==> flow/design.v (excerpt) <==
module draw_lines(
      input                                      i_clk,
      input                                      i_reset,
      input                    [P_X_COORD_W-1:0] i_x0,
      input                    [P_X_COORD_W-1:0] i_x1,
      input                    [P_Y_COORD_W-1:0] i_y0,
      input                    [P_Y_COORD_W-1:0] i_y1,
      input                                      i_start,
      input                                      i_load_fifo,
      output                                     o_waiting,
      output                                     o_fifo_full,
      output                                     o_wr,
      output                [P_LOG2_RAM_DEPTH-1:0] o_addr
    );
Size in the first run: about 920 flip-flops, about 70 I/O pins.
==> flow/config.mk <==
export PLATFORM = sky130hd
export DESIGN_NAME = draw_lines
export DESIGN_NICKNAME = draw_lines
export VERILOG_FILES = /design/flow/design.v
export SDC_FILE = /design/flow/constraint.sdc
export NUM_CORES = 4
export LEC_CHECK = 0
export ABC_AREA = 0
export CAP_MARGIN = 20
export CELL_PAD_IN_SITES_GLOBAL_PLACEMENT = 1
export CORE_MARGIN = 9
export CORE_UTILIZATION = 61
export GPL_ROUTABILITY_DRIVEN = 1
export GPL_TIMING_DRIVEN = 1
export MAX_ROUTING_LAYER = met5
export PLACE_DENSITY = 0.75
export SETUP_SLACK_MARGIN = -0.23
export SLEW_MARGIN = 20
export TNS_END_PERCENT = 65
==> flow/constraint.sdc <==
create_clock -name core_clock -period 5.96 [get_ports {i_clk}]
set_input_delay 1.1920 -clock core_clock [delete_from_list [all_inputs] [get_ports {i_clk}]]
set_output_delay 1.1920 -clock core_clock [all_outputs]
set_load 0.01 [all_outputs]
run.sh (not shown) runs the stock make flow with config.mk's settings and CLKGATE_MAP_FILE=.
The first run produced a clean layout.
Next try:
==> flow/config.mk (replaced) <==
export PLATFORM = sky130hd
export DESIGN_NAME = draw_lines
export DESIGN_NICKNAME = draw_lines
export VERILOG_FILES = /design/flow/design.v
export SDC_FILE = /design/flow/constraint.sdc
export NUM_CORES = 4
export LEC_CHECK = 0
export CAP_MARGIN = 20
export CORE_MARGIN = 2
export CORE_UTILIZATION = 72
export SETUP_SLACK_MARGIN = -0.19
export SLEW_MARGIN = 20
==> flow/constraint.sdc (replaced) <==
create_clock -name core_clock -period 2.05 [get_ports {i_clk}]
set_input_delay 0.4100 -clock core_clock [delete_from_list [all_inputs] [get_ports {i_clk}]]
set_output_delay 0.4100 -clock core_clock [all_outputs]
set_load 0.01 [all_outputs]
Effect: With this change the flow ended with an error in 5_1_grt; synthesized area stays the same; die area shrinks by a quarter to a third; synthesized cell count is unchanged.
Next try:
--- a/flow/config.mk
+++ b/flow/config.mk
@@ -7,2 +7,3 @@
 export LEC_CHECK = 0
+export ABC_AREA = 1
 export CAP_MARGIN = 20
@@ -10,3 +11,5 @@
 export CORE_UTILIZATION = 72
-export SETUP_SLACK_MARGIN = -0.19
+export CTS_CLUSTER_SIZE = 10
+export SETUP_SLACK_MARGIN = 0.39
 export SLEW_MARGIN = 20
+export TNS_END_PERCENT = 5
==> flow/constraint.sdc (replaced) <==
create_clock -name core_clock -period 3.65 [get_ports {i_clk}]
set_input_delay 0.7300 -clock core_clock [delete_from_list [all_inputs] [get_ports {i_clk}]]
set_output_delay 0.7300 -clock core_clock [all_outputs]
set_load 0.01 [all_outputs]
The new run ran to the end with violations: negative setup slack.
Area after synthesis is higher by a few percent.
Die area is higher by a few percent.
Synthesized cell count is higher by well over a third.
Next try:
--- a/flow/config.mk
+++ b/flow/config.mk
@@ -7,9 +7,5 @@
 export LEC_CHECK = 0
-export ABC_AREA = 1
 export CAP_MARGIN = 20
 export CORE_MARGIN = 2
-export CORE_UTILIZATION = 72
-export CTS_CLUSTER_SIZE = 10
-export SETUP_SLACK_MARGIN = 0.39
+export CORE_UTILIZATION = 40
 export SLEW_MARGIN = 20
-export TNS_END_PERCENT = 5
==> flow/constraint.sdc (replaced) <==
create_clock -name core_clock -period 4.66 [get_ports {i_clk}]
set_input_delay 0.9320 -clock core_clock [delete_from_list [all_inputs] [get_ports {i_clk}]]
set_output_delay 0.9320 -clock core_clock [all_outputs]
set_load 0.01 [all_outputs]
Outcome: With this change the flow finished clean; combinational power shrinks by about 35%; total power shrinks by 25%; sequential share of layout area grows by 1.5 points; clock-buffer cell count shrinks by 51; worst setup slack gets better by 370 ps; design area shrinks by 2.7%; routed wire length shrinks by about 9%.

========
## exp/cedar
draw_lines again, from the RTL that the note above started with.
==> flow/config.mk <==
export PLATFORM = sky130hd
export DESIGN_NAME = draw_lines
export DESIGN_NICKNAME = draw_lines
export VERILOG_FILES = /design/flow/design.v
export SDC_FILE = /design/flow/constraint.sdc
export NUM_CORES = 4
export LEC_CHECK = 0
export CAP_MARGIN = 20
export CORE_MARGIN = 2
export CORE_UTILIZATION = 70
export SLEW_MARGIN = 20
==> flow/constraint.sdc <==
create_clock -name core_clock -period 3.63 [get_ports {i_clk}]
set_input_delay 0.7260 -clock core_clock [delete_from_list [all_inputs] [get_ports {i_clk}]]
set_output_delay 0.7260 -clock core_clock [all_outputs]
set_load 0.01 [all_outputs]
exp/cedar: all stages done; final checks FAILED (negative setup slack).
What exp/yarrow does differently from exp/cedar at the input level:
Settings: CORE_UTILIZATION changed from 70 to 29; CTS_CLUSTER_DIAMETER newly set to 296; CORE_ASPECT_RATIO newly set to 1.21; PLACE_DENSITY_LB_ADDON newly set to 0.26; CELL_PAD_IN_SITES_GLOBAL_PLACEMENT newly set to 2; the clock period (ns, I/O delays scaled along) changed from 3.63 to 6.28.
Notes after the runs:
exp/yarrow ends up with a combinational fraction of the cell area that is 0.67 points lower than in exp/cedar.
When the final numbers for exp/yarrow and exp/cedar were put side by side, the critical path depth turned out to be smaller in exp/yarrow.
Higher clock share of power among exp/yarrow and exp/cedar: exp/yarrow
exp/yarrow went all the way through the flow, and no timing, DRC or antenna check failed.
Reported for exp/yarrow and exp/cedar, mean post-synth cell area turned out identical to the last digit.
Diff exp/cedar -> exp/yarrow | non-clock buffer count | decrease of 219
Diff exp/cedar -> exp/yarrow: sequential share of layout area rose by 0.73 points; number of global-route vias before repair fell by about 8%; period utilization fell by 30 points.
Summary of exp/yarrow over exp/cedar: number of buffers created by CTS rose by 5, area growth from synthesis to layout shrank by 1.6 points, total routed wire length on the met1 layer up about 14%.
What exp/lagoon does differently from exp/yarrow at the input level:
Settings: CTS_CLUSTER_DIAMETER: 296 -> unset; CORE_UTILIZATION: 29 -> 66; PLACE_DENSITY_LB_ADDON: 0.26 -> unset; CELL_PAD_IN_SITES_GLOBAL_PLACEMENT: 2 -> unset; CORE_ASPECT_RATIO: 1.21 -> unset; SETUP_SLACK_MARGIN: unset -> 0.8; the clock period (ns, I/O delays scaled along): 6.28 -> 3.36.
--- outcome ---
[exp/lagoon] flow finished | final checks: failed | reasons: negative setup slack
clkdlybuf4s50_1 as the slowest cell on the critical path was reported by exp/yarrow, and edfxtp_1 by exp/lagoon.
Die area | exp/lagoon < exp/yarrow
After detailed routing, exp/yarrow needs less wire than exp/lagoon.
Compared with exp/yarrow, exp/lagoon ends up with a larger final cell area.
Internal portion of total power went up by more than 100% going from exp/yarrow to exp/lagoon.
Multi-input logic area: exp/lagoon higher than exp/yarrow
Relative to exp/lagoon, the following input files were edited for exp/amber:
Settings: a change of CORE_UTILIZATION from 66 to 72; a change of SETUP_SLACK_MARGIN from 0.8 to -0.24; an added CTS_CLUSTER_DIAMETER of 372; an added CTS_CLUSTER_SIZE of 15; an added ABC_AREA of 1; an added PLACE_DENSITY_LB_ADDON of 0.01; a change of the clock period (ns, I/O delays scaled along) from 3.36 to 2.59.
==> results <==
Although exp/amber finished all stages, its layout failed final checks on negative setup slack.
When exp/amber is measured against exp/lagoon, its post-synthesis adder-cell area fraction turns out 0.19 points lower.
The run showing the smaller logic share of the area is exp/amber.
Die footprint was higher in the run labelled exp/lagoon.
Cmp exp/amber vs exp/lagoon: instance count of the mapped netlist higher in exp/amber
Re hold slack: exp/lagoon and exp/amber aren't equal, and the lower value belongs to exp/amber.
[exp/amber] share of the core filled by cells before placement rose 5.8 points relative to exp/lagoon
| first-pass GRT wire length | exp/amber vs exp/lagoon | about 2.2% lower |

========
Starting RTL as in the previous note.
clock: 4.7 ns
lec_check: 0
cap_margin: 20
core_margin: 2
core_utilization: 40
slew_margin: 20
The starting point produced a clean layout.
Change:
--- a/flow/config.mk
+++ b/flow/config.mk
@@ -8 +8,3 @@
-export CAP_MARGIN = 20
+export ABC_AREA = 1
+export CAP_MARGIN = 5
+export CORE_ASPECT_RATIO = 0.92
@@ -10 +12,4 @@
-export CORE_UTILIZATION = 40
+export CORE_UTILIZATION = 70
+export CTS_CLUSTER_SIZE = 73
+export HOLD_SLACK_MARGIN = 0.3
+export SETUP_SLACK_MARGIN = -0.13
==> flow/constraint.sdc (replaced) <==
create_clock -name core_clock -period 2.61 [get_ports {i_clk}]
set_input_delay 0.5220 -clock core_clock [delete_from_list [all_inputs] [get_ports {i_clk}]]
set_output_delay 0.5220 -clock core_clock [all_outputs]
set_load 0.01 [all_outputs]
This time the run completed, yet does not pass: setup timing; sequential power goes up by well over a third; global-route usage is higher by 20 points; synthesized cell count climbs by well over a third; worst setup slack is worse by 1500 ps; routed wire length is higher by a quarter to a third; die area went down by well over a third.
Change:
--- a/flow/config.mk
+++ b/flow/config.mk
@@ -9,2 +9 @@
-export CAP_MARGIN = 5
-export CORE_ASPECT_RATIO = 0.92
+export CAP_MARGIN = 20
@@ -13,3 +12,2 @@
-export CTS_CLUSTER_SIZE = 73
-export HOLD_SLACK_MARGIN = 0.3
-export SETUP_SLACK_MARGIN = -0.13
+export CTS_CLUSTER_SIZE = 72
+export SETUP_SLACK_MARGIN = 0.8
==> flow/constraint.sdc (replaced) <==
create_clock -name core_clock -period 3.36 [get_ports {i_clk}]
set_input_delay 0.6720 -clock core_clock [delete_from_list [all_inputs] [get_ports {i_clk}]]
set_output_delay 0.6720 -clock core_clock [all_outputs]
set_load 0.01 [all_outputs]
Result:
- The new run completed, yet does not pass: setup timing
- setup slack improves by 830 ps
- sequential share of layout area went up by 1.4 points
- routed wire length is lower by 11%
- utilization is lower by 2.4 points
- die size is about the same
Change:
--- a/flow/config.mk
+++ b/flow/config.mk
@@ -8 +7,0 @@
-export ABC_AREA = 1
@@ -11,4 +10,4 @@
-export CORE_UTILIZATION = 70
-export CTS_CLUSTER_SIZE = 72
-export SETUP_SLACK_MARGIN = 0.8
-export SLEW_MARGIN = 20
+export CORE_UTILIZATION = 40
+export GPL_TIMING_DRIVEN = 0
+export PLACE_DENSITY_LB_ADDON = 0.24
+export SLEW_MARGIN = 35
==> flow/constraint.sdc (replaced) <==
create_clock -name core_clock -period 5.0 [get_ports {i_clk}]
set_input_delay 1.0000 -clock core_clock [delete_from_list [all_inputs] [get_ports {i_clk}]]
set_output_delay 1.0000 -clock core_clock [all_outputs]
set_load 0.01 [all_outputs]
Outcome: Now the flow ran to the end with no violations. Cell area is lower by 6.0%. Global-route usage is lower by 15 points. Non-clock buffer count goes down by 93. Worst hold slack gets better by 6.1 ps.
Change:
--- a/flow/config.mk
+++ b/flow/config.mk
@@ -7,0 +8 @@
+export ABC_AREA = 1
@@ -10,4 +11,3 @@
-export CORE_UTILIZATION = 40
-export GPL_TIMING_DRIVEN = 0
-export PLACE_DENSITY_LB_ADDON = 0.24
-export SLEW_MARGIN = 35
+export CORE_UTILIZATION = 72
+export SETUP_SLACK_MARGIN = 0.39
+export SLEW_MARGIN = 20
==> flow/constraint.sdc (replaced) <==
create_clock -name core_clock -period 3.65 [get_ports {i_clk}]
set_input_delay 0.7300 -clock core_clock [delete_from_list [all_inputs] [get_ports {i_clk}]]
set_output_delay 0.7300 -clock core_clock [all_outputs]
set_load 0.01 [all_outputs]
Outcome: The new run produced a layout that fails on setup timing. Area after synthesis grows by 3.4%. Sequential share of layout area shrinks by 1.4 points. Critical path depth shrinks by 3.
Change:
--- a/flow/config.mk
+++ b/flow/config.mk
@@ -9 +9,2 @@
-export CAP_MARGIN = 20
+export CAP_MARGIN = 0
+export CORE_ASPECT_RATIO = 1.3
@@ -12 +13,4 @@
-export SETUP_SLACK_MARGIN = 0.39
+export CTS_CLUSTER_DIAMETER = 308
+export CTS_CLUSTER_SIZE = 10
+export HOLD_SLACK_MARGIN = 0.29
+export PLACE_DENSITY = 0.36
==> flow/constraint.sdc (replaced) <==
create_clock -name core_clock -period 2.59 [get_ports {i_clk}]
set_input_delay 0.5180 -clock core_clock [delete_from_list [all_inputs] [get_ports {i_clk}]]
set_output_delay 0.5180 -clock core_clock [all_outputs]
set_load 0.01 [all_outputs]
After rerunning: The changed run reached the layout checks and failed them: setup timing. Wire length grows by about 20%. Final area grows by about 9%. Via count grows by 12%. Synthesized area is unchanged. Count of clock-buffer cells in the layout grows by 53. Total power grows by 60%. Worst hold slack got worse by 120 ps.
Power is estimated from default activity; no workload was simulated.
